// LSTM
module LSTM(clk, Of, En, Ci, Cip, In, Ui, Uf, Uk, Uo, Wi, Wk, Wf, Wo, Vo, Bi, Bo, Bf, Bk, PrevH, Cout, Hout);
make LEC_CHECK=0 ABC_AREA=1 CAP_MARGIN=20 CELL_PAD_IN_SITES_DETAIL_PLACEMENT=0 CELL_PAD_IN_SITES_GLOBAL_PLACEMENT=1 CORE_MARGIN=2 CORE_UTILIZATION=51 CTS_CLUSTER_DIAMETER=368 CTS_CLUSTER_SIZE=70 GPL_ROUTABILITY_DRIVEN=1 HOLD_SLACK_MARGIN=-0.07 MIN_ROUTING_LAYER=met1 SLEW_MARGIN=20 finish   # period 37.1 ns
run.sh (not shown) runs the stock make flow with config.mk's settings and CLKGATE_MAP_FILE=.
The starting point ran to the end with violations: setup timing.
Change:
==> flow/config.mk (replaced) <==
export PLATFORM = sky130hd
export DESIGN_NAME = LSTM
export DESIGN_NICKNAME = LSTM
export VERILOG_FILES = /design/flow/design.v
export SDC_FILE = /design/flow/constraint.sdc
export NUM_CORES = 4
export LEC_CHECK = 0
export CAP_MARGIN = 20
export CORE_MARGIN = 2
export CORE_UTILIZATION = 36
export SLEW_MARGIN = 20
==> flow/constraint.sdc (replaced) <==
create_clock -name core_clock -period 47.0 [get_ports {clk}]
set_input_delay 9.4000 -clock core_clock [delete_from_list [all_inputs] [get_ports {clk}]]
set_output_delay 9.4000 -clock core_clock [all_outputs]
set_load 0.01 [all_outputs]
Effect: The changed run went through all stages and came out clean. Via count decreases by about a fifth. Worst setup slack gains 4.4 ns. First-iteration DRC count falls by about a fifth. Routed wire length goes down by a few percent. Die area is higher by a quarter to a third. Sequential share of layout area went up by 0.31 points. Hold slack is better by 0.015 ns. Core utilization came out lower by 18 points.


LSTM again, from the RTL that the note above started with.
Settings: LEC_CHECK=0, ABC_AREA=1, CAP_MARGIN=20, CORE_MARGIN=2, CORE_UTILIZATION=72, CTS_CLUSTER_DIAMETER=235, CTS_CLUSTER_SIZE=33, HOLD_SLACK_MARGIN=-0.09, MAX_ROUTING_LAYER=met4, PLACE_DENSITY=0.37, SETUP_SLACK_MARGIN=5.0, SLEW_MARGIN=20, TNS_END_PERCENT=5; clock period 25.5 ns.
The baseline finished but failed the layout checks on negative setup slack.
Change:
Settings changed: CTS_CLUSTER_DIAMETER 235 to 236, CTS_CLUSTER_SIZE 33 to unset, HOLD_SLACK_MARGIN -0.09 to unset, MAX_ROUTING_LAYER met4 to unset, PLACE_DENSITY 0.37 to 0.81, SETUP_SLACK_MARGIN 5.0 to unset, TNS_END_PERCENT 5 to unset.
Clock period 25.5 ns to 37.1 ns, I/O delays scaled along.
The changed run produced a layout that fails on negative setup slack.
Hold slack is worse by 0.059 ns.
Worst setup slack improved by 7.4 ns.
Cell count fell by 0.73%.
Wire length decreases by 4.5%.
Area after synthesis is unchanged.
Design area drops by 0.96%.
Via count goes down by 2.4%.
Change:
Settings changed: CTS_CLUSTER_DIAMETER 236 to 93, CTS_CLUSTER_SIZE set to 10, PLACE_DENSITY 0.81 to 0.42.
Clock period 37.1 ns to 16.7 ns, I/O delays scaled along.
The new run completed, yet does not pass: negative setup slack.
Worst hold slack improves by 0.053 ns.
Routed wire length came out higher by 16%.
Count of clock-buffer cells in the layout came out higher by 1.
Synthesized cell count is unchanged.


== build 70 ==
Starting RTL as in the previous note.
==> flow/config.mk <==
export PLATFORM = sky130hd
export DESIGN_NAME = LSTM
export DESIGN_NICKNAME = LSTM
export VERILOG_FILES = /design/flow/design.v
export SDC_FILE = /design/flow/constraint.sdc
export NUM_CORES = 4
export LEC_CHECK = 0
export CAP_MARGIN = 30
export CELL_PAD_IN_SITES_DETAIL_PLACEMENT = 2
export CELL_PAD_IN_SITES_GLOBAL_PLACEMENT = 0
export CORE_ASPECT_RATIO = 0.78
export CORE_MARGIN = 5
export CORE_UTILIZATION = 45
export CTS_CLUSTER_DIAMETER = 325
export CTS_CLUSTER_SIZE = 68
export GPL_ROUTABILITY_DRIVEN = 0
export GPL_TIMING_DRIVEN = 1
export PLACE_DENSITY_LB_ADDON = 0.28
export SETUP_SLACK_MARGIN = 5.0
export SLEW_MARGIN = 20
export TNS_END_PERCENT = 10
==> flow/constraint.sdc <==
create_clock -name core_clock -period 24.4 [get_ports {clk}]
set_input_delay 4.8800 -clock core_clock [delete_from_list [all_inputs] [get_ports {clk}]]
set_output_delay 4.8800 -clock core_clock [all_outputs]
set_load 0.01 [all_outputs]
Although build 70 finished all stages, its layout failed final checks on negative setup slack.
### build 70 -> build 25
Settings: a change of CORE_UTILIZATION from 45 to 40; a change of CAP_MARGIN from 30 to 20; a deleted CORE_ASPECT_RATIO that had been 0.78; a deleted GPL_TIMING_DRIVEN that had been 1; a deleted SETUP_SLACK_MARGIN that had been 5.0; a deleted CELL_PAD_IN_SITES_DETAIL_PLACEMENT that had been 2; a change of CORE_MARGIN from 5 to 2; a deleted GPL_ROUTABILITY_DRIVEN that had been 0; a deleted TNS_END_PERCENT that had been 10; a deleted CTS_CLUSTER_DIAMETER that had been 325; a deleted CTS_CLUSTER_SIZE that had been 68; a deleted PLACE_DENSITY_LB_ADDON that had been 0.28; a deleted CELL_PAD_IN_SITES_GLOBAL_PLACEMENT that had been 0; a change of the clock period (ns, I/O delays scaled along) from 24.4 to 45.0.
### Flow results
In summary, build 25 completed successfully, with a layout that passed the timing, DRC and antenna checks.
Going from build 70 to build 25, total wire length went down; detailed-routed wire length on met3 went down; number of global-route vias before repair went down.
Relative to build 25, the following input files were edited for build 55:
Settings: CTS_CLUSTER_SIZE: unset -> 100; GPL_ROUTABILITY_DRIVEN: unset -> 0; CTS_CLUSTER_DIAMETER: unset -> 204; TNS_END_PERCENT: unset -> 5.
==> comparison <==
Taking build 25 as the reference, in build 55 number of instances on the worst hold path essentially unchanged; total cells reported by yosys after synthesis essentially unchanged; post-layout worst setup margin essentially unchanged.
Diff build 55..build 25 | tapcell count | unchanged
Build 55 -> build 25: wire length per cell after detailed routing delta 0, exact match
> inputs changed (build 55 -> build 31)
Settings: an added CORE_ASPECT_RATIO of 0.5; a change of CORE_UTILIZATION from 40 to 59; a change of CTS_CLUSTER_DIAMETER from 204 to 237.
Findings:
Count of vias placed by the detailed router was higher in the run labelled build 55.
Summary — final period utilization, build 31 relative to build 55: higher, by 0.41 points.
Between build 31 and build 55, the sequential portion of the cell area figures differ only marginally.
Build 31 against build 55: post-route minimum period went up by 190 ps; logic depth of the worst path, buffers included went down by 1.
Re cell count: build 31 is 7.2% down on build 55.
Taking build 55 as the reference, in build 31 count of clock buffers in the final design -3; number of buffer and inverter instances along the worst setup path -1.
